<file path="run.sh">
#!/bin/bash
# the make line also repeats each setting of config.mk as NAME=value (left out here)
make -C /OpenROAD-flow-scripts/flow DESIGN_CONFIG=/design/flow/config.mk WORK_HOME=/design/flow/orfs CLKGATE_MAP_FILE= finish
</file>
<file path="config.mk">
export PLATFORM = sky130hd
export DESIGN_NAME = conv_kernel
export DESIGN_NICKNAME = conv_kernel
export VERILOG_FILES = /design/flow/design.v
export SDC_FILE = /design/flow/constraint.sdc
export NUM_CORES = 4
export LEC_CHECK = 0
export ABC_AREA = 1
export CAP_MARGIN = 20
export CELL_PAD_IN_SITES_DETAIL_PLACEMENT = 1
export CELL_PAD_IN_SITES_GLOBAL_PLACEMENT = 1
export CORE_MARGIN = 2
export CORE_UTILIZATION = 40
export CTS_CLUSTER_SIZE = 30
export MAX_ROUTING_LAYER = met4
export PLACE_DENSITY_LB_ADDON = 0.24
export SLEW_MARGIN = 20
export TNS_END_PERCENT = 95
</file>
<file path="constraint.sdc">
create_clock -name core_clock -period 12.0 [get_ports {clk}]
set_input_delay 2.4000 -clock core_clock [delete_from_list [all_inputs] [get_ports {clk}]]
set_output_delay 2.4000 -clock core_clock [all_outputs]
set_load 0.01 [all_outputs]
</file>
<file path="design.v">
module floating_mult (
  input         s_axis_a_tvalid,
  input  [31:0] s_axis_a_tdata,
  input         s_axis_b_tvalid,
  input  [31:0] s_axis_b_tdata,
  output        m_axis_result_tvalid,
  output [31:0] m_axis_result_tdata
);
wire [31:0] a = s_axis_a_tdata;
wire [31:0] b = s_axis_b_tdata;
wire        sa = a[31];
wire        sb = b[31];
wire [7:0]  ea = a[30:23];
wire [7:0]  eb = b[30:23];
wire [22:0] fa = a[22:0];
wire [22:0] fb = b[22:0];
wire a_zero = (ea == 8'd0);
wire b_zero = (eb == 8'd0);
wire a_inf  = (ea == 8'hFF) && (fa == 23'd0);
wire b_inf  = (eb == 8'hFF) && (fb == 23'd0);
wire a_nan  = (ea == 8'hFF) && (fa != 23'd0);
wire b_nan  = (eb == 8'hFF) && (fb != 23'd0);
wire        s = sa ^ sb;
wire [47:0] p = {1'b1, fa} * {1'b1, fb};
wire signed [10:0] e0 = $signed({3'b000, ea}) + $signed({3'b000, eb}) - 11'sd127;
reg  [22:0] m;
reg         g;
reg         st;
reg  signed [10:0] e1;
always @(*) begin
  if (p[47]) begin
    m  = p[46:24];
    g  = p[23];
    st = |p[22:0];
    e1 = e0 + 11'sd1;
  end else begin
    m  = p[45:23];
    g  = p[22];
    st = |p[21:0];
    e1 = e0;
  end
end
wire        rnd = g & (st | m[0]);
wire [23:0] mr  = {1'b0, m} + {23'd0, rnd};
wire signed [10:0] e2 = mr[23] ? e1 + 11'sd1 : e1;
wire [22:0] mf  = mr[22:0];
reg [31:0] r;
always @(*) begin
  if (a_nan || b_nan || (a_inf && b_zero) || (b_inf && a_zero))
    r = 32'h7FC00000;
  else if (a_inf || b_inf)
    r = {s, 8'hFF, 23'd0};
  else if (a_zero || b_zero)
    r = {s, 31'd0};
  else if (e2 >= 11'sd255)
    r = {s, 8'hFF, 23'd0};
  else if (e2 <= 11'sd0)
    r = {s, 31'd0};
  else
    r = {s, e2[7:0], mf};
end
assign m_axis_result_tdata  = r;
assign m_axis_result_tvalid = 1'b1;
endmodule
module floating_adder (
  input         s_axis_a_tvalid,
  input  [31:0] s_axis_a_tdata,
  input         s_axis_a_tlast,
  input         s_axis_b_tvalid,
  input  [31:0] s_axis_b_tdata,
  output        m_axis_result_tvalid,
  output [31:0] m_axis_result_tdata,
  output        m_axis_result_tlast
);
wire [31:0] a = s_axis_a_tdata;
wire [31:0] b = s_axis_b_tdata;
wire a_zero = (a[30:23] == 8'd0);
wire b_zero = (b[30:23] == 8'd0);
wire a_inf  = (a[30:23] == 8'hFF) && (a[22:0] == 23'd0);
wire b_inf  = (b[30:23] == 8'hFF) && (b[22:0] == 23'd0);
wire a_nan  = (a[30:23] == 8'hFF) && (a[22:0] != 23'd0);
wire b_nan  = (b[30:23] == 8'hFF) && (b[22:0] != 23'd0);
wire        swap = (b[30:0] > a[30:0]);
wire [31:0] x = swap ? b : a;
wire [31:0] y = swap ? a : b;
wire        sx = x[31];
wire        sy = y[31];
wire [7:0]  ex = x[30:23];
wire [7:0]  ey = y[30:23];
wire [7:0]  d  = ex - ey;
wire        sub = sx ^ sy;
wire [26:0] mx = {1'b1, x[22:0], 3'b000};
wire [26:0] my = {1'b1, y[22:0], 3'b000};
wire        far    = (d >= 8'd27);
wire [26:0] my_sh  = far ? 27'd0 : (my >> d[4:0]);
wire [26:0] lost   = far ? my : (my & ~(27'h7FFFFFF << d[4:0]));
wire        sticky = |lost;
wire [26:0] my_al = {my_sh[26:1], my_sh[0] | sticky};
wire [27:0] s0 = sub ? ({1'b0, mx} - {1'b0, my_al}) : ({1'b0, mx} + {1'b0, my_al});
reg  [4:0]  lz;
always @(*) begin
  casez (s0[26:0])
    27'b1??????????????????????????: lz = 5'd0;
    27'b01?????????????????????????: lz = 5'd1;
    27'b001????????????????????????: lz = 5'd2;
    27'b0001???????????????????????: lz = 5'd3;
    27'b00001??????????????????????: lz = 5'd4;
    27'b000001?????????????????????: lz = 5'd5;
    27'b0000001????????????????????: lz = 5'd6;
    27'b00000001???????????????????: lz = 5'd7;
    27'b000000001??????????????????: lz = 5'd8;
    27'b0000000001?????????????????: lz = 5'd9;
    27'b00000000001????????????????: lz = 5'd10;
    27'b000000000001???????????????: lz = 5'd11;
    27'b0000000000001??????????????: lz = 5'd12;
    27'b00000000000001?????????????: lz = 5'd13;
    27'b000000000000001????????????: lz = 5'd14;
    27'b0000000000000001???????????: lz = 5'd15;
    27'b00000000000000001??????????: lz = 5'd16;
    27'b000000000000000001?????????: lz = 5'd17;
    27'b0000000000000000001????????: lz = 5'd18;
    27'b00000000000000000001???????: lz = 5'd19;
    27'b000000000000000000001??????: lz = 5'd20;
    27'b0000000000000000000001?????: lz = 5'd21;
    27'b00000000000000000000001????: lz = 5'd22;
    27'b000000000000000000000001???: lz = 5'd23;
    27'b0000000000000000000000001??: lz = 5'd24;
    27'b00000000000000000000000001?: lz = 5'd25;
    27'b000000000000000000000000001: lz = 5'd26;
    default:                          lz = 5'd27;
  endcase
end
wire [26:0] n  = s0[27] ? {s0[27:2], s0[1] | s0[0]} : (s0[26:0] << lz);
wire signed [9:0] en = s0[27] ? $signed({2'b00, ex}) + 10'sd1
                              : $signed({2'b00, ex}) - $signed({5'd0, lz});
wire        g   = n[2];
wire        st  = n[1] | n[0];
wire [22:0] m   = n[25:3];
wire        rnd = g & (st | m[0]);
wire [23:0] mr  = {1'b0, m} + {23'd0, rnd};
wire signed [9:0] e2 = mr[23] ? en + 10'sd1 : en;
reg [31:0] r;
always @(*) begin
  if (a_nan || b_nan || (a_inf && b_inf && (a[31] != b[31])))
    r = 32'h7FC00000;
  else if (a_inf)
    r = a;
  else if (b_inf)
    r = b;
  else if (a_zero && b_zero)
    r = {a[31] & b[31], 31'd0};
  else if (b_zero)
    r = a;
  else if (a_zero)
    r = b;
  else if (s0 == 28'd0)
    r = 32'd0;
  else if (e2 >= 10'sd255)
    r = {sx, 8'hFF, 23'd0};
  else if (e2 <= 10'sd0)
    r = {sx, 31'd0};
  else
    r = {sx, e2[7:0], mr[22:0]};
end
assign m_axis_result_tdata  = r;
assign m_axis_result_tvalid = 1'b1;
assign m_axis_result_tlast  = 1'b0;
endmodule
module conv_kernel(
	clk,
	rst_n,
	clear,
	i_pixel,
	i_weight,
	o_pixel
);
parameter	WIDTH	=	32;
input					clk;
input					rst_n;
input					clear;
input	[WIDTH-1:0]		i_pixel;
input	[WIDTH-1:0]		i_weight;
output	[WIDTH-1:0]		o_pixel;
reg		[WIDTH-1:0]		o_pixel;
reg		[WIDTH-1:0]		mult_a;
reg		[WIDTH-1:0]		mult_b;
wire	[WIDTH-1:0]		product;
reg		[WIDTH-1:0]		add_a;
reg		[WIDTH-1:0]		add_b;
wire	[WIDTH-1:0]		sum;
always @(posedge clk, negedge rst_n)	begin
	if(!rst_n) begin
		mult_a		<=	32'b0;
		mult_b		<=	32'b0;
	end
	else begin
		mult_a		<=	i_pixel;
		mult_b		<=	i_weight;
	end
end
always @(posedge clk, negedge rst_n)	begin
	if(!rst_n) begin
		add_a		<=	32'b0;
		add_b		<=	32'b0;
	end
	else if (clear) begin
		add_a		<=	32'b0;
		add_b		<=	32'b0;
	end			
	else begin
		add_a		<=	product;
		add_b		<=	sum;
	end
end
always @(posedge clk, negedge rst_n)	begin
	if(!rst_n) begin
		o_pixel		<=	32'b0;
	end
	else if (clear) begin
		o_pixel		<=	32'b0;
	end
	else begin
		o_pixel		<=	sum;
	end
end
floating_adder U_floating_adder (
  .s_axis_a_tvalid(),             
  .s_axis_a_tdata(add_a),               
  .s_axis_a_tlast(),               
  .s_axis_b_tvalid(),             
  .s_axis_b_tdata(add_b),               
  .m_axis_result_tvalid(),   
  .m_axis_result_tdata(sum),     
  .m_axis_result_tlast()     
);
floating_mult U_floating_mult (
  .s_axis_a_tvalid(),             
  .s_axis_a_tdata(mult_a),               
  .s_axis_b_tvalid(),             
  .s_axis_b_tdata(mult_b),               
  .m_axis_result_tvalid(),   
  .m_axis_result_tdata(product)     
);
endmodule
</file>
==> impl_metrics.ini, run 1 <==
; generated from flow reports
[place]
io_buffers = 98
hpwl_um = 109000
gp_congestion = 0.948
place_inst = 6538

[critical_path]
start_kind = flop
rr_startpoint = add_a[14]
cpPeakStageDelay_ns = 0.48
r2r_slack_ns = 0.84
crit_path_end_kind = flop
crit_buf_inv = 9
critPathMostFrequentCell = nand2_1
worstPathArrival_ns = 11.52
cpMaxStageDelayCell = dfrtp_1
worstReg2RegEnd = add_b[27]
critPathTopFamily = simple AND/OR/NAND/NOR gates
crit_type = flop to flop
startpoint = add_a[14]
path_depth = 71
worst-path-max-fanout = 25
r2r_cells = 71
critPathCapture = add_b[27]
worstPathRequired_ns = 12.36

[detailed_routing]
post_drt_wl_per_cell_um = 19.9
drc = 0
antenna_left = 0
wl_um = 131000
vias = 35000
drt_iter0_drc = 2075
drt-pass1-iter-count = 5
viasPerCell = 5.31

[synthesis]
yosys_warnings = 3
syn_avg_cell_area_um2 = 6.81
common_cells = nand2_1 (1538), inv_1 (1145), fa_1 (485)
syn_inst = 5319
compound_area_share_pct = 7.51
area_leaders = fa_1 (27%), nand2_1 (16%), inv_1 (12%)
synth_area_um2 = 36200
ys_sh_xor_pct = 2.65
ys_async_sr_fraction_pct = 100
yosys.stat.seqShare_pct = 8.84
yosysChipArea_um2 = 36200
ys_ff = 128
synth-edff-count = 0
ys_sh_simple_pct = 29.8
floorplan.nets = 6144
top_cell_area_share_pct = 26.8
synthMuxAreaShare_pct = 0.0276
synth.most_common_cell = nand2_1
synth_area_leader_cell = fa_1
ys_cells = 5319
synthFlopType = dfrtp_1
synth.comb.largest_family = adder cells
yosysUniqueCellTypes = 73
adder_share_pct = 36.2

[floorplanning]
initial_core_util_pct = 40.3
ios = 99
coreArea_um2 = 89900
die_w_um = 305
die_h_um = 305
std_cell_rows = 110
dieArea_um2 = 93000

[clock_tree]
clock_path_buffers = 2
path_clk_slew_ns = 0.07
cts.sinks = 128
ctsHoldBuffers = 0
insertion_delay_ns = 0.49
cts_tree = built
cts-htree-levels = 4
cts_root_buffer = clkbuf_16
numCtsBuffers = 17

[run_status]
outcome = complete, no violations

[final_layout]
nets = 6223
final_cells = 6591
syn2layout_area_growth_pct = 9.64

[sta]
clock_skew_ns = 0.0110
tightest_slew_ns = 1.03
layout_min_cycle_time_ns = 11.16
timing.fmax_mhz = 89.6
setup_viol = 0
hold_viol_final = 0
relSlewSlack_pct = 31.1
finalClockPeriodUsage_pct = 93.0
maxSlewViolCount = 0

[global_route]
top_usage_layer = met2
grt_pass1_vias = 36700
grt_use_met1_pct = 36.6
grtUsageMet2_pct = 49.4
grt_first_pass_wirelength_um = 207000
grt_overflow = 0
antenna_found_initial = 5
grt_start_max_net_pins = 86
groute.usage.overall_pct = 29.2
gr-usage-met3_pct = 2.27

[hold_path]
holdPathEnd = add_b[23]
holdPathStages = 2
min_path_type = flop to flop
min-delay-start = add_b[23]

[job]
warning_count = 51
maxCapViolations = 0
[final cells by class]
class	count	area (um^2)
clock buffer	17	425
tap	1176	1470
timing repair buffer	259	2250
clock inverter	15	153
fill	11700	50100
sequential	128	3220
antenna	4	10.0
multi-input combinational	3826	27800
inverter	1166	4380
[per-stage QoR]
| stage | hold WS [ns] | TNS [ns] | utilization, % | worst slack (ns) | area [um^2] |
|---|---|---|---|---|---|
| after detailed placement | 0.609 | 0 | 43.1 | 0.172 | 38800 |
| final | 0.629 | 0 | 44.2 | 0.842 | 39700 |
| after CTS | 0.631 | 0 | 43.8 | 0.127 | 39300 |
| after global routing | 0.654 | -0.0488 | 44.2 | -0.0240 | 39700 |
| after floorplan | 0.508 | 0 | - | 2.02 | 36200 |
| after global placement | 0.606 | 0 | 43.1 | 0.421 | 38800 |
[layer usage]
layer,up-vias,part of all wire [%]
li1,16300,-
met1,17600,43
met2,835,49
met3,218,3.8
met4,0,3.8
met5,-,0
[what timing repair did]
item,CTS,global route
gates resized,0,75
buffers inserted,0,13
endpoints found under the setup margin,0,62
==> run 2, diff against run 1 <==
- ABC_AREA: 1 -> unset
- CELL_PAD_IN_SITES_DETAIL_PLACEMENT: 1 -> 0
- CELL_PAD_IN_SITES_GLOBAL_PLACEMENT: 1 -> unset
- CORE_UTILIZATION: 40 -> 72
- CTS_CLUSTER_DIAMETER: unset -> 272
- CTS_CLUSTER_SIZE: 30 -> unset
- GPL_ROUTABILITY_DRIVEN: unset -> 0
- PLACE_DENSITY_LB_ADDON: 0.24 -> 0.16
- SLEW_MARGIN: 20 -> 40
- TNS_END_PERCENT: 95 -> unset
- clock period: 12.0 -> 11.7 ns (I/O delays scaled with it)
==> run 2 against run 1 <==
Compared with the run above: now fails the layout checks on setup timing; non-clock buffer count is 86 higher; design area is 1.3% higher; count of clock-buffer cells in the layout stayed put; cell count is 19% lower.
==> impl_metrics.ini, run 2 <==
; generated from flow reports
[run_status]
outcome = failed layout checks
violations = setup timing

[critical_path]
cpPeakStageDelay_ns = 0.56
rr_startpoint = add_a[20]
worst-path-max-fanout = 27
critPathTopFamily = simple AND/OR/NAND/NOR gates
crit_buf_inv = 6
r2r_cells = 50
start_kind = flop
crit_path_end_kind = flop
critPathCapture = add_b[0]
startpoint = add_a[20]
worstPathRequired_ns = 12.06
worstReg2RegEnd = add_b[0]
path_depth = 50
cpMaxStageDelayCell = mux2i_1
crit_type = flop to flop
worstPathArrival_ns = 12.13
r2r_slack_ns = -0.07

[synthesis]
synth.comb.largest_family = adder cells
synthFlopType = dfrtp_1
yosysChipArea_um2 = 36200
ys_async_sr_fraction_pct = 100
ys_ff = 128
floorplan.nets = 5368
ys_sh_simple_pct = 21.1
ys_sh_xor_pct = 3.73
common_cells = inv_1 (651), nand2_1 (604), fa_1 (485)
synth_area_leader_cell = fa_1
yosys_warnings = 3
compound_area_share_pct = 17.3
area_leaders = fa_1 (27%), ha_1 (9.4%), dfrtp_1 (8.9%)
adder_share_pct = 36.3
top_cell_area_share_pct = 26.8
syn_avg_cell_area_um2 = 7.96
yosys.stat.seqShare_pct = 8.85
yosysUniqueCellTypes = 117
ys_cells = 4543
synth_area_um2 = 36200
synth.most_common_cell = inv_1
synthMuxAreaShare_pct = 3.06
synth-edff-count = 0
syn_inst = 4543

[sta]
hold_viol_final = 0
timing.fmax_mhz = 84.9
setup_viol = 19
relSlewSlack_pct = 34.8
clock_skew_ns = 0.0248
setup_slack_ns = -0.0717
layout_min_cycle_time_ns = 11.77
maxSlewViolCount = 0
tightest_slew_ns = 0.973
whs_ns = 0.525
finalClockPeriodUsage_pct = 101

[floorplanning]
std_cell_rows = 82
initial_core_util_pct = 72.6
die_w_um = 228
die_h_um = 228
coreArea_um2 = 49900
dieArea_um2 = 52100
ios = 99

[clock_tree]
ctsHoldBuffers = 0
path_clk_slew_ns = 0.07
cts.sinks = 128
cts_tree = built
insertion_delay_ns = 0.48
cts-htree-levels = 4
clock_path_buffers = 2
numCtsBuffers = 17
cts_root_buffer = clkbuf_16

[place]
io_buffers = 98
hpwl_um = 93100
pre_cts_slack_ns = -0.236

[global_route]
grt_use_met1_pct = 54.8
groute.usage.overall_pct = 47.9
grt_start_max_net_pins = 76
grt_overflow = 0
grt_first_pass_wirelength_um = 191000
grt_pass1_vias = 36200
antenna_found_initial = 2
top_usage_layer = met2
gr-usage-met3_pct = 16.0
grtUsageMet2_pct = 72.1

[final_layout]
syn2layout_area_growth_pct = 11.3
nets = 5494
utilization_pct = 80.8

[detailed_routing]
post_drt_wl_per_cell_um = 23.1
drt_iter0_drc = 5722
drc = 0
viasPerCell = 6.79
wl_um = 124000
antenna_left = 0
vias = 36400
drt-pass1-iter-count = 35

[hold_path]
min-delay-start = mult_a[31]
min_path_type = flop to flop
holdPathEnd = add_a[31]
holdPathStages = 2

[job]
warning_count = 51
maxCapViolations = 0
run 2: per-layer routing:
layer  up-vias  wire length [um]  share of wire, %
met3      1086             16100                13
met4         0             11200               9.0
met1     17100             42500                34
li1      15400                 -                 -
met5         -                 0                 0
met2      2848             54100                44
run 2: what timing repair did:
action / 4_1_cts / 5_1_grt
pin swaps: 0 / 47
gates cloned: 0 / 4
gates resized: 10 / 129
endpoints found under the setup margin: 26 / 54
endpoints found under the hold margin: 0 / 0
buffers inserted: 0 / 50
run 2: stage by stage:
| stage | std cells | setup TNS, ns | area [um^2] |
|---|---|---|---|
| floorplan | 4543 | 0 | 36400 |
| global placement | 5268 | 0 | 38600 |
| detailed placement | 5268 | -4.16 | 38700 |
| CTS | 5300 | 0 | 39300 |
| global route | 5354 | -8.19 | 40300 |
| finish | 5355 | -0.228 | 40300 |
run 2: cell type report:
| type | instances | area, um^2 |
|---|---|---|
| Multi-Input combinational cell | 3519 | 30200 |
| Fill cell | 3285 | 9590 |
| Sequential cell | 128 | 3250 |
| Timing Repair Buffer | 345 | 2920 |
| Inverter | 657 | 2480 |
| Tap cell | 672 | 841 |
| Clock buffer | 17 | 425 |
| Clock inverter | 15 | 170 |
| Timing Repair inverter | 1 | 5.00 |
| Antenna cell | 1 | 2.50 |
==> run 3, diff against run 2 <==
- ABC_AREA: unset -> 1
- CELL_PAD_IN_SITES_DETAIL_PLACEMENT: 0 -> unset
- CORE_UTILIZATION: 72 -> 71
- CTS_CLUSTER_DIAMETER: 272 -> 357
- CTS_CLUSTER_SIZE: unset -> 100
- GPL_ROUTABILITY_DRIVEN: 0 -> unset
- MAX_ROUTING_LAYER: met4 -> unset
- PLACE_DENSITY: unset -> 0.37
- PLACE_DENSITY_LB_ADDON: 0.16 -> unset
- SLEW_MARGIN: 40 -> 20
- clock period: 11.7 -> 7.03 ns (I/O delays scaled with it)
==> run 3 against run 2 <==
Compared with the run above: the run now fails in global routing (5_1_grt); synthesized area up 0.16%; die size rose by 1.5%; synthesized cell count up 17%.
==> impl_metrics.ini, run 3 <==
; physical design summary
[global_route]
grt_overflow = 4388
groute.usage.overall_pct = 104

[clock_tree]
clock_path_buffers = 2
cts.sinks = 128
numCtsBuffers = 17
cts-htree-levels = 4
cts_root_buffer = clkbuf_16

[synthesis]
synth.comb.largest_family = adder cells
synth_area_leader_cell = fa_1
synthFlopType = dfrtp_1
yosys.stat.seqShare_pct = 8.84
adder_share_pct = 36.2
ys_async_sr_fraction_pct = 100
ys_sh_xor_pct = 2.65
area_leaders = fa_1 (27%), nand2_1 (16%), inv_1 (12%)
yosys_warnings = 3
top_cell_area_share_pct = 26.8
syn_inst = 5319
synth-edff-count = 0
ys_cells = 5319
ys_sh_simple_pct = 29.8
common_cells = nand2_1 (1538), inv_1 (1145), fa_1 (485)
synth_area_um2 = 36200
syn_avg_cell_area_um2 = 6.81
compound_area_share_pct = 7.51
synthMuxAreaShare_pct = 0.0276
floorplan.nets = 6144
yosysChipArea_um2 = 36200
yosysUniqueCellTypes = 73
synth.most_common_cell = nand2_1
ys_ff = 128

[floorplanning]
die_h_um = 230
ios = 99
die_w_um = 230
std_cell_rows = 82
initial_core_util_pct = 72.1
coreArea_um2 = 50300
dieArea_um2 = 52900

[place]
io_buffers = 98
hpwl_um = 121000
pre_cts_slack_ns = -3.84
gp_congestion = 1.11

[run_status]
firstError = [ERROR GRT-0116] Global routing finished with congestion. Check the congestion regions in the DRC Viewer.
outcome = stopped before the end
failed_stage = global routing (5_1_grt)
==> run 3: timing repair <==
| item | CTS |
|---|---|
| buffers inserted | 168 |
| endpoints found under the setup margin | 63 |
| gates cloned | 7 |
| pin swaps | 193 |
| hold buffers | 0 |
| gates resized | 475 |
| hold endpoints to repair | 0 |
==> run 3: metal layers <==
layer / GRT overflow / GRT usage, %
met1: 74 / 92.3
met2: 3332 / 130
met3: 73 / 84.3
met4: 888 / 114
met5: 21 / 65.6
==> run 3: metrics by stage <==
| stage | utilization [%] | instance area, um^2 | instances |
|---|---|---|---|
| floorplan | - | 36800 | 5319 |
| global placement | 89.7 | 45100 | 6886 |
| CTS | 97.3 | 48900 | 7091 |
| detailed placement | 89.7 | 45100 | 6886 |
==> run 4, diff against run 3 <==
- ABC_AREA: 1 -> unset
- CAP_MARGIN: 20 -> 10
- CORE_UTILIZATION: 71 -> 72
- CTS_CLUSTER_DIAMETER: 357 -> unset
- CTS_CLUSTER_SIZE: 100 -> 39
- HOLD_SLACK_MARGIN: unset -> 0.3
- SETUP_SLACK_MARGIN: unset -> 0.75
- clock period: 7.03 -> 8.09 ns (I/O delays scaled with it)
==> run 4 against run 3 <==
Compared with the run above: the run again fails in global routing (5_1_grt); synthesized area shrank 0.16%; synthesized cell count shrank 15%; die size shrank 1.5%.
==> impl_metrics.ini, run 4 <==
; physical design summary
[clock_tree]
numCtsBuffers = 17
cts-htree-levels = 4
clock_path_buffers = 2
cts.sinks = 128
ctsHoldBuffers = 0
cts_root_buffer = clkbuf_16

[synthesis]
ys_sh_simple_pct = 21.1
synthFlopType = dfrtp_1
synth_area_um2 = 36200
synth.most_common_cell = inv_1
common_cells = inv_1 (651), nand2_1 (604), fa_1 (485)
syn_inst = 4543
synth.comb.largest_family = adder cells
synthMuxAreaShare_pct = 3.06
ys_async_sr_fraction_pct = 100
yosysUniqueCellTypes = 117
ys_cells = 4543
area_leaders = fa_1 (27%), ha_1 (9.4%), dfrtp_1 (8.9%)
yosys_warnings = 3
ys_sh_xor_pct = 3.73
floorplan.nets = 5368
ys_ff = 128
compound_area_share_pct = 17.3
synth_area_leader_cell = fa_1
yosysChipArea_um2 = 36200
adder_share_pct = 36.3
top_cell_area_share_pct = 26.8
yosys.stat.seqShare_pct = 8.85
syn_avg_cell_area_um2 = 7.96
synth-edff-count = 0

[place]
io_buffers = 98
place_area_um2 = 45400
pre_cts_slack_ns = -3.45
gp_congestion = 1.28
hpwl_um = 119000

[floorplanning]
die_h_um = 228
dieArea_um2 = 52100
coreArea_um2 = 49900
initial_core_util_pct = 72.6
ios = 99
die_w_um = 228
std_cell_rows = 82

[global_route]
grt_overflow = 4202
groute.usage.overall_pct = 102

[run_status]
failed_stage = global routing (5_1_grt)
outcome = stopped before the end
firstError = [ERROR GRT-0116] Global routing finished with congestion. Check the congestion regions in the DRC Viewer.
## run 4: per-layer routing
| layer | track usage (%) | overflow |
|---|---|---|
| met5 | 57.6 | 5 |
| met4 | 113 | 932 |
| met2 | 129 | 3144 |
| met3 | 83.9 | 54 |
| met1 | 91.8 | 67 |
## run 4: per-stage QoR
| step | instances | setup TNS (ns) |
|---|---|---|
| after floorplan | 4543 | -116.07 |
| after CTS | 6260 | -119.46 |
| after detailed placement | 6093 | -156.39 |
| after global placement | 6093 | -121.41 |
## run 4: timing repair
action                     CTS
setup endpoints to repair   63
pin swaps                  130
setup buffers              130
gates resized              319
cloned                       5
==> run 5, diff against run 4 <==
- CAP_MARGIN: 10 -> 20
- CELL_PAD_IN_SITES_DETAIL_PLACEMENT: unset -> 0
- CORE_UTILIZATION: 72 -> 27
- CTS_CLUSTER_DIAMETER: unset -> 382
- CTS_CLUSTER_SIZE: 39 -> unset
- GPL_ROUTABILITY_DRIVEN: unset -> 1
- HOLD_SLACK_MARGIN: 0.3 -> unset
- PLACE_DENSITY: 0.37 -> unset
- PLACE_DENSITY_LB_ADDON: unset -> 0.15
- SETUP_SLACK_MARGIN: 0.75 -> unset
- SLEW_MARGIN: 20 -> 40
- clock period: 8.09 -> 4.75 ns (I/O delays scaled with it)
==> run 5 against run 4 <==
Compared with the run above: the layout now fails its checks (setup timing); synthesized cell count stayed put; synthesized area stayed put; die size went up to 2.6 times the previous value.
==> impl_metrics.ini, run 5 <==
; generated from flow reports
[global_route]
groute.usage.overall_pct = 22.0
grt_pass1_vias = 38900
grt_use_met1_pct = 28.0
top_usage_layer = met2
grt_first_pass_wirelength_um = 232000
grt_start_max_net_pins = 85
grtUsageMet2_pct = 38.5
antenna_found_initial = 3
gr-usage-met3_pct = 1.86
grt_overflow = 0

[clock_tree]
cts_root_buffer = clkbuf_16
cts_tree = built
numCtsBuffers = 17
clock_path_buffers = 2
cts-htree-levels = 4
cts.sinks = 128
ctsHoldBuffers = 0
insertion_delay_ns = 0.52
path_clk_slew_ns = 0.09

[critical_path]
worstPathRequired_ns = 5.14
rr_startpoint = add_b[21]
path_depth = 61
worstPathArrival_ns = 11.14
crit_path_end_kind = flop
worstReg2RegEnd = add_b[21]
r2r_slack_ns = -6.00
critPathCapture = add_b[21]
crit_buf_inv = 9
start_kind = flop
critPathTopFamily = AND-OR/OR-AND gates
cpPeakStageDelay_ns = 0.46
crit_type = flop to flop
startpoint = add_b[21]
r2r_cells = 61
worst-path-max-fanout = 10
cpMaxStageDelayCell = a2111oi_4

[sta]
maxSlewViolCount = 0
hold_viol_final = 0
layout_min_cycle_time_ns = 10.75
tightest_slew_ns = 0.770
rsz0062_at_grt = true
clock_skew_ns = 0.0339
finalClockPeriodUsage_pct = 226
setup_viol = 63
setup_slack_ns = -6.00
relSlewSlack_pct = 48.6
setup-tns-final_ns = -325.80
timing.fmax_mhz = 93.0

[floorplanning]
initial_core_util_pct = 27.1
die_h_um = 370
std_cell_rows = 134
ios = 99
coreArea_um2 = 133000
die_w_um = 370
dieArea_um2 = 137000

[synthesis]
yosysChipArea_um2 = 36200
compound_area_share_pct = 17.3
synthFlopType = dfrtp_1
synth_area_um2 = 36200
synth.most_common_cell = inv_1
ys_ff = 128
ys_async_sr_fraction_pct = 100
area_leaders = fa_1 (27%), ha_1 (9.4%), dfrtp_1 (8.9%)
floorplan.nets = 5368
adder_share_pct = 36.3
syn_avg_cell_area_um2 = 7.96
synth_area_leader_cell = fa_1
common_cells = inv_1 (651), nand2_1 (604), fa_1 (485)
top_cell_area_share_pct = 26.8
ys_sh_simple_pct = 21.1
synth.comb.largest_family = adder cells
synthMuxAreaShare_pct = 3.06
ys_sh_xor_pct = 3.73
synth-edff-count = 0
ys_cells = 4543
yosys_warnings = 3
yosysUniqueCellTypes = 117
yosys.stat.seqShare_pct = 8.85
syn_inst = 4543

[detailed_routing]
drt_iter0_drc = 2310
drt-pass1-iter-count = 6
antenna_left = 0
wl_um = 151000
viasPerCell = 4.89
drc = 0
post_drt_wl_per_cell_um = 19.9
vias = 37100

[final_layout]
final-comb-area_um2 = 31900
nets = 6637
syn2layout_area_growth_pct = 46.1
stdcell_area_um2 = 52900
regArea_um2 = 3230
fillers = 13700

[place]
place_area_um2 = 48500
hpwl_um = 126000
gp_congestion = 0.956
io_buffers = 98

[hold_path]
min_path_type = input port to async pin

[job]
maxCapViolations = 0
warning_count = 54

[run_status]
outcome = failed layout checks
violations = setup timing
[run 5: layer usage]
layer,part of all wire (%),vias to the layer above
met1,44,18300
li1,-,17700
met2,49,865
met4,4.0,0
met3,3.6,241
met5,0,-
[run 5: area by class of cell]
| class | count | share of cell area [%] |
|---|---|---|
| sequential | 128 | 6.12 |
| multi-input combinational | 3518 | 60.4 |
| clock inverter | 14 | 0.208 |
| inverter | 657 | 4.70 |
| clock buffer | 18 | 0.812 |
| tap | 1768 | 4.18 |
| timing repair buffer | 1490 | 23.6 |
| antenna | 2 | 0.00947 |
[run 5: timing repair]
| item | in CTS | in global routing |
|---|---|---|
| hold endpoints to repair | 0 | 0 |
| setup buffers | 115 | 64 |
| pin swaps | 118 | 150 |
| setup endpoints to repair | 63 | 63 |
| gates cloned | 2 | 5 |
| resized | 260 | 261 |
[run 5: through the flow]
stage	worst slack [ns]	util (%)	hold WS (ns)	std cells
finish	-6.00	39.7	0.333	7595
detailed placement	-7.13	36.4	0.577	7382
floorplan	-6.69	-	0.502	4543
CTS	-5.78	38.4	0.443	7528
global placement	-6.95	36.4	0.576	7382
global route	-6.62	39.7	0.340	7593
==> run 6, diff against run 5 <==
- CELL_PAD_IN_SITES_DETAIL_PLACEMENT: 0 -> unset
- CORE_UTILIZATION: 27 -> 67
- CTS_CLUSTER_DIAMETER: 382 -> 357
- CTS_CLUSTER_SIZE: unset -> 100
- GPL_ROUTABILITY_DRIVEN: 1 -> unset
- PLACE_DENSITY: unset -> 0.37
- PLACE_DENSITY_LB_ADDON: 0.15 -> unset
- SLEW_MARGIN: 40 -> 20
- clock period: 4.75 -> 9.57 ns (I/O delays scaled with it)
==> run 6 against run 5 <==
Compared with the run above: the run now fails in global routing (5_1_grt); die size is 59% lower; synthesized cell count stayed put; synthesized area stayed put.
==> impl_metrics.ini, run 6 <==
; physical design summary
[run_status]
outcome = stopped before the end
failed_stage = global routing (5_1_grt)
firstError = [ERROR GRT-0116] Global routing finished with congestion. Check the congestion regions in the DRC Viewer.

[synthesis]
ys_cells = 4543
yosys_warnings = 3
compound_area_share_pct = 17.3
floorplan.nets = 5368
ys_async_sr_fraction_pct = 100
ys_sh_xor_pct = 3.73
yosys.stat.seqShare_pct = 8.85
ys_sh_simple_pct = 21.1
adder_share_pct = 36.3
synth_area_um2 = 36200
syn_avg_cell_area_um2 = 7.96
synth_area_leader_cell = fa_1
ys_ff = 128
synthFlopType = dfrtp_1
yosysUniqueCellTypes = 117
common_cells = inv_1 (651), nand2_1 (604), fa_1 (485)
yosysChipArea_um2 = 36200
synthMuxAreaShare_pct = 3.06
top_cell_area_share_pct = 26.8
synth.most_common_cell = inv_1
synth-edff-count = 0
area_leaders = fa_1 (27%), ha_1 (9.4%), dfrtp_1 (8.9%)
syn_inst = 4543
synth.comb.largest_family = adder cells

[place]
pre_cts_slack_ns = -1.60
gp_congestion = 1.16
io_buffers = 98
hpwl_um = 119000
place_inst = 6040
place_area_um2 = 44900

[floorplanning]
std_cell_rows = 85
die_h_um = 236
coreArea_um2 = 53600
initial_core_util_pct = 67.5
die_w_um = 236
dieArea_um2 = 55900
ios = 99

[clock_tree]
cts_root_buffer = clkbuf_16
clock_path_buffers = 2
cts.sinks = 128
numCtsBuffers = 17
cts-htree-levels = 4

[global_route]
grt_overflow = 83
groute.usage.overall_pct = 76.6
-- run 6: stage by stage --
| stage | utilization, % | hold WS (ns) |
|---|---|---|
| CTS | 88.3 | 0.531 |
| detailed placement | 83.7 | 0.528 |
| global placement | 83.7 | 0.514 |
| floorplan | - | 0.502 |
-- run 6: what timing repair did --
action | in CTS
setup endpoints to repair | 62
hold buffers | 0
pin swaps | 132
cloned | 2
endpoints found under the hold margin | 0
setup buffers | 97
gates resized | 236
-- run 6: routing by layer --
layer  track usage, %  overflow
met1             76.5         0
met2             94.5        43
met3             59.9         1
met4             75.5        39
met5             33.2         0
==> run 7, diff against run 6 <==
- CAP_MARGIN: 20 -> 40
- CELL_PAD_IN_SITES_GLOBAL_PLACEMENT: unset -> 0
- CORE_UTILIZATION: 67 -> 52
- CTS_CLUSTER_DIAMETER: 357 -> unset
- CTS_CLUSTER_SIZE: 100 -> 94
- MAX_ROUTING_LAYER: unset -> met4
- PLACE_DENSITY: 0.37 -> 0.87
- SETUP_SLACK_MARGIN: unset -> 3.31
- SLEW_MARGIN: 20 -> 0
- TNS_END_PERCENT: unset -> 90
- clock period: 9.57 -> 12.7 ns (I/O delays scaled with it)
==> run 7 against run 6 <==
Compared with the run above: the flow again stops in global routing (5_1_grt); synthesized area did not move; synthesized cell count did not move; die size up 28%.
==> impl_metrics.ini, run 7 <==
; physical design summary
[place]
io_buffers = 98
hpwl_um = 102000
gp_congestion = 1.10
place_inst = 5509
place_area_um2 = 39100

[synthesis]
yosys_warnings = 3
ys_cells = 4543
synthMuxAreaShare_pct = 3.06
compound_area_share_pct = 17.3
floorplan.nets = 5368
common_cells = inv_1 (651), nand2_1 (604), fa_1 (485)
yosys.stat.seqShare_pct = 8.85
synthFlopType = dfrtp_1
syn_inst = 4543
adder_share_pct = 36.3
top_cell_area_share_pct = 26.8
ys_sh_simple_pct = 21.1
yosysChipArea_um2 = 36200
ys_async_sr_fraction_pct = 100
synth-edff-count = 0
area_leaders = fa_1 (27%), ha_1 (9.4%), dfrtp_1 (8.9%)
yosysUniqueCellTypes = 117
synth.comb.largest_family = adder cells
synth.most_common_cell = inv_1
syn_avg_cell_area_um2 = 7.96
ys_ff = 128
synth_area_um2 = 36200
ys_sh_xor_pct = 3.73
synth_area_leader_cell = fa_1

[run_status]
failed_stage = global routing (5_1_grt)
firstError = [ERROR GRT-0232] Routing congestion too high. Check the congestion heatmap in the GUI.
outcome = stopped before the end

[global_route]
groute.usage.overall_pct = 68.9
grt_overflow = 31

[clock_tree]
cts_root_buffer = clkbuf_16
numCtsBuffers = 17
clock_path_buffers = 2
cts.sinks = 128
ctsHoldBuffers = 0
cts-htree-levels = 4

[floorplanning]
initial_core_util_pct = 52.7
die_h_um = 268
dieArea_um2 = 71700
die_w_um = 268
coreArea_um2 = 68700
ios = 99
std_cell_rows = 96
-- run 7: layer usage --
metal	GRT usage (%)	GRT overflow
met2	80.2	12
met1	66.7	4
met3	59.1	6
met5	-	-
met4	66.2	9
-- run 7: what timing repair did --
action | CTS
gates resized | 523
endpoints found under the hold margin | 0
pin swaps | 211
gates cloned | 10
endpoints found under the setup margin | 63
buffers inserted | 297
-- run 7: through the flow --
| stage | worst slack [ns] | hold slack, ns | util [%] |
|---|---|---|---|
| 2_1_floorplan | 1.26 | 0.502 | - |
| 4_1_cts | 2.10 | 0.586 | 64.9 |
| 3_5_place_dp | 0.450 | 0.572 | 56.9 |
| 3_3_place_gp | 0.461 | 0.572 | 56.5 |
==> run 8, diff against run 7 <==
- CAP_MARGIN: 40 -> 20
- CELL_PAD_IN_SITES_GLOBAL_PLACEMENT: 0 -> unset
- CORE_UTILIZATION: 52 -> 68
- CTS_CLUSTER_DIAMETER: unset -> 29
- CTS_CLUSTER_SIZE: 94 -> unset
- MAX_ROUTING_LAYER: met4 -> unset
- PLACE_DENSITY: 0.87 -> unset
- SETUP_SLACK_MARGIN: 3.31 -> 2.51
- SLEW_MARGIN: 0 -> 20
- TNS_END_PERCENT: 90 -> unset
- clock period: 12.7 -> 12.6 ns (I/O delays scaled with it)
==> run 8 against run 7 <==
Compared with the run above: the run again fails in global routing (5_1_grt); die size down 23%; synthesized area stayed put; synthesized cell count stayed put.
==> impl_metrics.ini, run 8 <==
; physical design summary
[run_status]
outcome = stopped before the end
failed_stage = global routing (5_1_grt)
firstError = [ERROR GRT-0116] Global routing finished with congestion. Check the congestion regions in the DRC Viewer.

[clock_tree]
clock_path_buffers = 2
cts_root_buffer = clkbuf_16
cts.sinks = 128
numCtsBuffers = 17
cts-htree-levels = 4
ctsHoldBuffers = 0

[synthesis]
yosys_warnings = 3
adder_share_pct = 36.3
synthFlopType = dfrtp_1
common_cells = inv_1 (651), nand2_1 (604), fa_1 (485)
ys_cells = 4543
ys_async_sr_fraction_pct = 100
ys_sh_simple_pct = 21.1
synth.comb.largest_family = adder cells
yosysChipArea_um2 = 36200
synth_area_leader_cell = fa_1
synthMuxAreaShare_pct = 3.06
synth_area_um2 = 36200
ys_sh_xor_pct = 3.73
floorplan.nets = 5368
ys_ff = 128
compound_area_share_pct = 17.3
yosys.stat.seqShare_pct = 8.85
syn_inst = 4543
synth-edff-count = 0
top_cell_area_share_pct = 26.8
syn_avg_cell_area_um2 = 7.96
yosysUniqueCellTypes = 117
synth.most_common_cell = inv_1
area_leaders = fa_1 (27%), ha_1 (9.4%), dfrtp_1 (8.9%)

[floorplanning]
std_cell_rows = 84
ios = 99
dieArea_um2 = 55100
die_h_um = 235
initial_core_util_pct = 68.9
die_w_um = 235
coreArea_um2 = 52600

[place]
place_inst = 5269
io_buffers = 98
gp_congestion = 1.08
hpwl_um = 110000

[global_route]
grt_overflow = 317
groute.usage.overall_pct = 83.8
==> run 8: timing repair <==
| item | in CTS |
|---|---|
| gates resized | 338 |
| cloned | 9 |
| hold endpoints to repair | 0 |
| pin swaps | 99 |
| endpoints found under the setup margin | 62 |
| buffers inserted | 149 |
==> run 8: layer usage <==
layer	GRT usage, %	overflow
met5	54.1	3
met4	80.0	74
met3	74.3	43
met2	95.1	142
met1	84.4	55
==> run 8: per-stage QoR <==
| step | setup slack [ns] | area [um^2] |
|---|---|---|
| after CTS | 1.99 | 42000 |
| after global placement | 0.209 | 38700 |
| after detailed placement | -0.0373 | 38700 |
| after floorplan | 1.16 | 36500 |
==> run 9, diff against run 8 <==
- ABC_AREA: unset -> 1
- CELL_PAD_IN_SITES_GLOBAL_PLACEMENT: unset -> 0
- CORE_ASPECT_RATIO: unset -> 0.5
- CORE_UTILIZATION: 68 -> 47
- CTS_CLUSTER_DIAMETER: 29 -> 317
- CTS_CLUSTER_SIZE: unset -> 100
- HOLD_SLACK_MARGIN: unset -> 0.25
- PLACE_DENSITY: unset -> 0.83
- SETUP_SLACK_MARGIN: 2.51 -> unset
- TNS_END_PERCENT: unset -> 35
- clock period: 12.6 -> 12.0 ns (I/O delays scaled with it)
==> run 9 against run 8 <==
Compared with the run above: the run now finishes clean; die size grew 44%; synthesized area grew 0.16%; synthesized cell count grew 17%.
==> impl_metrics.ini, run 9 <==
; generated from flow reports
[run_status]
outcome = complete, no violations

[detailed_routing]
drc = 0
drt-pass1-iter-count = 7
antenna_cells = 0
vias = 35100
antenna_left = 0
viasPerCell = 5.51
drt_iter0_drc = 4191
wl_um = 117000
post_drt_wl_per_cell_um = 18.4

[synthesis]
synth.most_common_cell = nand2_1
ys_sh_xor_pct = 2.65
synth.comb.largest_family = adder cells
compound_area_share_pct = 7.51
yosys_warnings = 3
ys_sh_simple_pct = 29.8
synth-edff-count = 0
synthMuxAreaShare_pct = 0.0276
yosys.stat.seqShare_pct = 8.84
area_leaders = fa_1 (27%), nand2_1 (16%), inv_1 (12%)
adder_share_pct = 36.2
top_cell_area_share_pct = 26.8
common_cells = nand2_1 (1538), inv_1 (1145), fa_1 (485)
yosysUniqueCellTypes = 73
syn_avg_cell_area_um2 = 6.81
ys_async_sr_fraction_pct = 100
ys_cells = 5319
floorplan.nets = 6144
ys_ff = 128
synth_area_um2 = 36200
synth_area_leader_cell = fa_1
yosysChipArea_um2 = 36200
synthFlopType = dfrtp_1
syn_inst = 5319

[critical_path]
worstPathRequired_ns = 12.36
worst-path-max-fanout = 28
r2r_cells = 68
critPathTopFamily = simple AND/OR/NAND/NOR gates
crit_path_end_kind = flop
path_depth = 68
startpoint = add_a[25]
crit_buf_inv = 13
worstReg2RegEnd = add_b[14]
cpPeakStageDelay_ns = 0.46
r2r_slack_ns = 0.74
start_kind = flop
worstPathArrival_ns = 11.62
crit_type = flop to flop
critPathMostFrequentCell = nand2_1
critPathCapture = add_b[14]
rr_startpoint = add_a[25]
cpMaxStageDelayCell = ha_1

[sta]
relSlewSlack_pct = 23.9
tightest_slew_ns = 1.14
setup-tns-final_ns = 0
setup_viol = 0
timing.fmax_mhz = 88.8
clock_skew_ns = 0.0294
layout_min_cycle_time_ns = 11.26
maxSlewViolCount = 0
hold_viol_final = 0
finalClockPeriodUsage_pct = 93.8

[place]
io_buffers = 98
hpwl_um = 93700
gp_congestion = 1.05
place_inst = 6335

[clock_tree]
insertion_delay_ns = 0.48
cts_tree = built
ctsHoldBuffers = 0
cts-htree-levels = 4
clock_path_buffers = 2
numCtsBuffers = 17
cts_root_buffer = clkbuf_16
path_clk_slew_ns = 0.09
cts.sinks = 128

[global_route]
grt_start_max_net_pins = 72
grt_first_pass_wirelength_um = 185000
grt_overflow = 0
grt_pass1_vias = 34200
groute.usage.overall_pct = 29.3
antenna_found_initial = 2

[final_layout]
fillers = 7207
final-comb-area_um2 = 27800
syn2layout_area_growth_pct = 7.96
final_cells = 6376
nets = 6167
regArea_um2 = 3240

[job]
maxCapViolations = 0
warning_count = 51

[floorplanning]
dieArea_um2 = 79500
die_w_um = 397
die_h_um = 200
ios = 99
std_cell_rows = 71
coreArea_um2 = 75800
initial_core_util_pct = 47.8

[hold_path]
min_path_type = flop to flop
min-delay-start = add_b[27]
holdPathEnd = add_b[27]
holdPathStages = 2
run 9: final cells by class:
class	count	area share (%)
flip-flops and latches	128	8.29
repair buffers	202	4.62
multi-input cells	3826	71.0
inverters	1166	11.2
repair inverters	1	0.0128
clock buffers	17	1.09
well taps	1022	3.27
clock inverters	14	0.528
run 9: per-layer routing:
metal / GRT usage, % / wire, um / share of wire, % / vias up
met2: 45.8 / 50800 / 43 / 2128
li1: - / - / - / 16200
met5: 0.595 / 81 / 0.069 / -
met3: 7.38 / 14300 / 12 / 374
met1: 39.1 / 47100 / 40 / 16400
met4: 11.4 / 5070 / 4.3 / 6
run 9: timing repair:
action	in CTS	in global routing
gates resized	0	74
setup endpoints to repair	0	62
buffers inserted	0	6
run 9: metrics by stage:
step | hold slack [ns] | setup slack, ns | utilization, % | instance area [um^2]
floorplan | 0.508 | 2.02 | - | 36200
global placement | 0.583 | 0.152 | 50.4 | 38200
detailed placement | 0.590 | 0.185 | 50.4 | 38200
CTS | 0.604 | 0.105 | 51.2 | 38800
global route | 0.623 | -0.00596 | 51.6 | 39100
finish | 0.609 | 0.740 | 51.6 | 39100
==> run 10, diff against run 9 <==
- CELL_PAD_IN_SITES_DETAIL_PLACEMENT: unset -> 2
- CELL_PAD_IN_SITES_GLOBAL_PLACEMENT: 0 -> unset
- CORE_ASPECT_RATIO: 0.5 -> 0.53
- CORE_MARGIN: 2 -> 5
- CORE_UTILIZATION: 47 -> 40
- CTS_CLUSTER_DIAMETER: 317 -> unset
- CTS_CLUSTER_SIZE: 100 -> 66
- GPL_ROUTABILITY_DRIVEN: unset -> 1
- HOLD_SLACK_MARGIN: 0.25 -> 0.3
- PLACE_DENSITY: 0.83 -> 0.57
- SLEW_MARGIN: 20 -> 10
- TNS_END_PERCENT: 35 -> 5
==> run 10 against run 9 <==
Compared with the run above: the run now fails in global routing (5_1_grt); synthesized cell count unchanged; die size up 22%; synthesized area unchanged.
==> impl_metrics.ini, run 10 <==
; physical design summary
[floorplanning]
die_h_um = 229
die_w_um = 423
dieArea_um2 = 97000
std_cell_rows = 80
initial_core_util_pct = 40.3
ios = 99
coreArea_um2 = 89900

[synthesis]
synth.comb.largest_family = adder cells
yosys.stat.seqShare_pct = 8.84
syn_avg_cell_area_um2 = 6.81
adder_share_pct = 36.2
ys_async_sr_fraction_pct = 100
yosys_warnings = 3
synth_area_um2 = 36200
compound_area_share_pct = 7.51
ys_ff = 128
yosysUniqueCellTypes = 73
top_cell_area_share_pct = 26.8
common_cells = nand2_1 (1538), inv_1 (1145), fa_1 (485)
ys_sh_xor_pct = 2.65
floorplan.nets = 6144
syn_inst = 5319
yosysChipArea_um2 = 36200
synthFlopType = dfrtp_1
synth_area_leader_cell = fa_1
synth-edff-count = 0
area_leaders = fa_1 (27%), nand2_1 (16%), inv_1 (12%)
synthMuxAreaShare_pct = 0.0276
ys_cells = 5319
ys_sh_simple_pct = 29.8
synth.most_common_cell = nand2_1

[run_status]
failed_stage = global routing (5_1_grt)
outcome = stopped before the end

[place]
gp_congestion = 1.01
hpwl_um = 185000
io_buffers = 98
place_inst = 6622

[clock_tree]
cts_root_buffer = clkbuf_16
numCtsBuffers = 17
clock_path_buffers = 2
cts.sinks = 128
cts-htree-levels = 4
run 10: repair_timing:
action,in CTS
setup buffers,52
cloned,0
hold buffers,0
endpoints found under the hold margin,0
pin swaps,28
setup endpoints to repair,62
gates resized,233
run 10: through the flow:
step           worst slack (ns)  setup TNS [ns]  cell area (um^2)  hold WS [ns]
3_3_place_gp              0.190               0             39400         0.619
3_5_place_dp              -1.57          -70.49             39400         0.626
2_1_floorplan              2.02               0             36200         0.508
4_1_cts               0.0000249               0             41200         0.636
==> run 11, diff against run 10 <==
- ABC_AREA: 1 -> unset
- CELL_PAD_IN_SITES_DETAIL_PLACEMENT: 2 -> 1
- CORE_ASPECT_RATIO: 0.53 -> unset
- CORE_MARGIN: 5 -> 2
- CORE_UTILIZATION: 40 -> 39
- CTS_CLUSTER_SIZE: 66 -> unset
- GPL_ROUTABILITY_DRIVEN: 1 -> unset
- GPL_TIMING_DRIVEN: unset -> 0
- HOLD_SLACK_MARGIN: 0.3 -> unset
- MAX_ROUTING_LAYER: unset -> met4
- PLACE_DENSITY: 0.57 -> unset
- PLACE_DENSITY_LB_ADDON: unset -> 0.12
- SETUP_SLACK_MARGIN: unset -> 3.19
- SLEW_MARGIN: 10 -> 20
- TNS_END_PERCENT: 5 -> unset
- clock period: 12.0 -> 20.4 ns (I/O delays scaled with it)
==> run 11 against run 10 <==
Compared with the run above: now clean on timing, DRC and antenna; synthesized cell count fell by 15%; synthesized area fell by 0.16%; die size fell by 1.9%.
==> impl_metrics.ini, run 11 <==
; generated from flow reports
[critical_path]
rr_startpoint = add_a[4]
critPathMostFrequentCell = a21oi_1
crit_type = flop to flop
worstPathArrival_ns = 16.56
worstReg2RegEnd = add_b[20]
worst-path-max-fanout = 10
start_kind = flop
critPathTopFamily = AND-OR/OR-AND gates
startpoint = add_a[4]
crit_buf_inv = 15
path_depth = 64
r2r_slack_ns = 4.20
critPathCapture = add_b[20]
cpPeakStageDelay_ns = 0.59
r2r_cells = 64
cpMaxStageDelayCell = dfrtp_1
worstPathRequired_ns = 20.77
crit_path_end_kind = flop

[clock_tree]
ctsHoldBuffers = 0
insertion_delay_ns = 0.50
cts_tree = built
numCtsBuffers = 17
clock_path_buffers = 2
cts-htree-levels = 4
cts_root_buffer = clkbuf_16
cts.sinks = 128
path_clk_slew_ns = 0.07

[synthesis]
top_cell_area_share_pct = 26.8
synth_area_um2 = 36200
synth-edff-count = 0
synth.comb.largest_family = adder cells
syn_avg_cell_area_um2 = 7.96
floorplan.nets = 5368
area_leaders = fa_1 (27%), ha_1 (9.4%), dfrtp_1 (8.9%)
yosys_warnings = 3
yosysChipArea_um2 = 36200
synthMuxAreaShare_pct = 3.06
ys_ff = 128
yosysUniqueCellTypes = 117
ys_sh_simple_pct = 21.1
common_cells = inv_1 (651), nand2_1 (604), fa_1 (485)
synthFlopType = dfrtp_1
yosys.stat.seqShare_pct = 8.85
adder_share_pct = 36.3
synth.most_common_cell = inv_1
compound_area_share_pct = 17.3
ys_sh_xor_pct = 3.73
synth_area_leader_cell = fa_1
ys_cells = 4543
ys_async_sr_fraction_pct = 100
syn_inst = 4543

[sta]
rsz0062_at_grt = false
layout_min_cycle_time_ns = 16.20
setup-tns-final_ns = 0
clock_skew_ns = 0.0255
maxSlewViolCount = 0
tightest_slew_ns = 1.15
relSlewSlack_pct = 22.6
timing.fmax_mhz = 61.7
finalClockPeriodUsage_pct = 79.4
hold_viol_final = 0
setup_viol = 0

[global_route]
antenna_found_initial = 8
grt_pass1_vias = 36600
grt_start_max_net_pins = 89
grt_first_pass_wirelength_um = 230000
grt_overflow = 0
groute.usage.overall_pct = 33.3

[floorplanning]
dieArea_um2 = 95200
die_w_um = 309
initial_core_util_pct = 39.4
coreArea_um2 = 91800
std_cell_rows = 111
die_h_um = 309
ios = 99

[place]
hpwl_um = 126000
gp_congestion = 1.00
io_buffers = 98

[final_layout]
utilization_pct = 43.1
syn2layout_area_growth_pct = 9.37
nets = 5492

[detailed_routing]
antenna_left = 0
wl_um = 153000
drc = 0
vias = 34900
drt_iter0_drc = 2952
viasPerCell = 5.88
drt-pass1-iter-count = 7
post_drt_wl_per_cell_um = 25.8

[hold_path]
holdPathStages = 2
min_path_type = flop to flop
holdPathEnd = add_a[31]
min-delay-start = mult_a[31]

[job]
maxCapViolations = 0
warning_count = 51

[run_status]
outcome = complete, no violations
run 11: cell type report:
class,count,area [um^2]
Antenna cell,3,7.51
Buffer,241,1060
Clock buffer,17,425
Clock inverter,15,218
Fill cell,11300,52200
Inverter,657,2480
Multi-Input combinational cell,3517,29600
Sequential cell,128,3200
Tap cell,1243,1560
Timing Repair Buffer,105,1060
run 11: layer usage:
layer	wire length (um)	track usage, %
met5	0	-
met4	7690	15.3
met3	8670	4.61
met2	73100	54.7
met1	63400	40.7
run 11: metrics by stage:
stage / area, um^2 / setup slack, ns / hold slack, ns / instances
floorplan: 36200 / 7.57 / 0.502 / 4543
global placement: 38700 / 2.23 / 0.585 / 5884
detailed placement: 38800 / 2.37 / 0.575 / 5886
CTS: 39500 / 3.19 / 0.596 / 5920
global route: 39600 / 3.17 / 0.604 / 5924
finish: 39600 / 4.20 / 0.581 / 5926
run 11: repair_timing:
action | CTS | global route
gates resized | 4 | 29
setup endpoints to repair | 30 | 31
pin swaps | 1 | 2
setup buffers | 2 | 3
